==> inputs of fjord <==
Design miniCPU, start of the top module:
module miniCPU (
    input [17:0] switches,  
    input ligar,       
    input enviar,      
    input clk,         
    input rst_n,       
    output [7:0] LCD_DATA,
    output LCD_RS,
    output LCD_RW,
    output LCD_EN,
    output LCD_ON,
    output LCD_BLON
);
export LEC_CHECK = 0
export CAP_MARGIN = 20
export CORE_ASPECT_RATIO = 0.72
export CORE_MARGIN = 2
export CORE_UTILIZATION = 72
export CTS_CLUSTER_SIZE = 37
export MAX_ROUTING_LAYER = met4
export PLACE_DENSITY = 0.65
export SLEW_MARGIN = 20
create_clock -name core_clock -period 8.87 [get_ports {clk}]
run.sh (not shown) runs the stock make flow with config.mk's settings and CLKGATE_MAP_FILE=.
==> inputs of sierra, as changes to fjord <==
CELL_PAD_IN_SITES_DETAIL_PLACEMENT = 2   (was unset)
CORE_ASPECT_RATIO = unset   (was 0.72)
CORE_UTILIZATION = 44   (was 72)
CTS_CLUSTER_DIAMETER = 292   (was unset)
CTS_CLUSTER_SIZE = 76   (was 37)
MIN_ROUTING_LAYER = met2   (was unset)
PLACE_DENSITY = 0.79   (was 0.65)
SETUP_SLACK_MARGIN = -0.81   (was unset)
TNS_END_PERCENT = 80   (was unset)
==> flow/constraint.sdc (replaced) <==
create_clock -name core_clock -period 15.9 [get_ports {clk}]
set_input_delay 3.1800 -clock core_clock [delete_from_list [all_inputs] [get_ports {clk}]]
set_output_delay 3.1800 -clock core_clock [all_outputs]
set_load 0.01 [all_outputs]
==> inputs of yarrow, as changes to fjord <==
CORE_ASPECT_RATIO = unset   (was 0.72)
CORE_UTILIZATION = 25   (was 72)
CTS_CLUSTER_SIZE = unset   (was 37)
MAX_ROUTING_LAYER = unset   (was met4)
PLACE_DENSITY = unset   (was 0.65)
==> flow/constraint.sdc (replaced) <==
create_clock -name core_clock -period 12.1 [get_ports {clk}]
set_input_delay 2.4200 -clock core_clock [delete_from_list [all_inputs] [get_ports {clk}]]
set_output_delay 2.4200 -clock core_clock [all_outputs]
set_load 0.01 [all_outputs]
==> summary of the runs <==
yarrow completed with no timing, DRC or antenna violations. sierra did not get past 5_1_grt. fjord finished but fails on negative setup slack. Of fjord and yarrow, fjord has the higher design area (gap 5.7%, measured against yarrow). In clock skew, fjord and yarrow hardly differ. Against fjord, the fmax of yarrow is smaller by about 17%. Of yarrow and fjord, fjord has the higher clock power (gap 18%, measured against fjord). In fjord the register-to-register slack is lower than in yarrow, by 1.4 ns. Of fjord and yarrow, yarrow has the higher critical path depth (gap 4).

==> build 27: inputs <==
Starting RTL as in the previous note.
==> flow/design.v (excerpt) <==
module miniCPU (
    input [17:0] switches,  
    input ligar,       
    input enviar,      
    input clk,         
    input rst_n,       
    output [7:0] LCD_DATA,
    output LCD_RS,
    output LCD_RW,
    output LCD_EN,
    output LCD_ON,
    output LCD_BLON
);
clock: 10.8 ns
lec_check: 0
cap_margin: 20
core_margin: 2
core_utilization: 72
slew_margin: 20
==> build 73 (differences from build 27) <==
CAP_MARGIN = 15   (was 20)
CTS_CLUSTER_DIAMETER = 32   (was not set)
PLACE_DENSITY = 0.68   (was not set)
SETUP_SLACK_MARGIN = 2.45   (was not set)
TNS_END_PERCENT = 95   (was not set)
==> flow/constraint.sdc (replaced) <==
create_clock -name core_clock -period 10.1 [get_ports {clk}]
set_input_delay 2.0200 -clock core_clock [delete_from_list [all_inputs] [get_ports {clk}]]
set_output_delay 2.0200 -clock core_clock [all_outputs]
set_load 0.01 [all_outputs]
==> build 36 (differences from build 27) <==
ABC_AREA = 1   (was not set)
CAP_MARGIN = 15   (was 20)
CELL_PAD_IN_SITES_DETAIL_PLACEMENT = 2   (was not set)
CORE_ASPECT_RATIO = 1.01   (was not set)
CORE_MARGIN = 10   (was 2)
CORE_UTILIZATION = 30   (was 72)
CTS_CLUSTER_SIZE = 85   (was not set)
HOLD_SLACK_MARGIN = 0.13   (was not set)
PLACE_DENSITY_LB_ADDON = 0.17   (was not set)
SETUP_SLACK_MARGIN = 2.45   (was not set)
SLEW_MARGIN = 5   (was 20)
TNS_END_PERCENT = 5   (was not set)
==> flow/constraint.sdc (replaced) <==
create_clock -name core_clock -period 17.1 [get_ports {clk}]
set_input_delay 3.4200 -clock core_clock [delete_from_list [all_inputs] [get_ports {clk}]]
set_output_delay 3.4200 -clock core_clock [all_outputs]
set_load 0.01 [all_outputs]
==> run_results.csv <==
group,metric,value,unit
synthesis,top_area_share,18.7,%
route,firstDrtPassIters,12,
finish,inverters,175,
power_and_ir_drop,p_sw,3.15,mW
finish,instances_no_fill,4481,
die,core_area,0.0479,mm^2
flow_run,cap_violations,0,
finish,seq_area_share,29.6,%
route,wirelength_met1,42800,um
run_status,outcome,"no timing/DRC/antenna violations",
[end of results for build 27]
==> run_results.csv <==
group,metric,value,unit
run_status,outcome,"no timing/DRC/antenna violations",
finish,inverters,753,
flow_run,cap_violations,0,
die,core_area,0.113,mm^2
route,drcViolationCount,0,
die,row_count,124,
power_and_ir_drop,p_sw,1.67,mW
power_and_ir_drop,top_power_group,"combinational cells",
synthesis,top_area_share,19.2,%
route,wirelength_met1,62500,um
timing,setup_viol,0,
finish,seq_area_share,29.4,%
place,place_area,0.0361,mm^2
[end of results for build 36]
==> run_results.csv <==
group,metric,value,unit
synthesis,yosys.area_share.adder,8.88,%
clock_tree,cts.sinks,422,
die,die_area,0.0505,mm^2
synthesis,syn_inst,3892,
synthesis,top_area_share,18.7,%
synthesis,yosysMostFrequentCell,"nand2_1",
run_status,error,"[ERROR GRT-0232] Routing congestion too high. Check the congestion heatmap in the GUI.",
place,portBuffers,33,
synthesis,synth_area,0.0351,mm^2
synthesis,synth.cellmix.xorXnorShare,4.51,%
synthesis,ys_sh_simple,16.9,%
die,core_area,0.0479,mm^2
die,die_w,225,um
die,die_h,225,um
run_status,outcome,"did not finish",
run_status,stop_stage,"global routing (5_1_grt)",
clock_tree,cts_made_buffers,76,
global_routing,met3_usage,74.0,%
synthesis,edf_count,134,
global_routing,grt-busiest-layer,"met2",
[end of results for build 73]
Power and IR drop assume default switching activity.
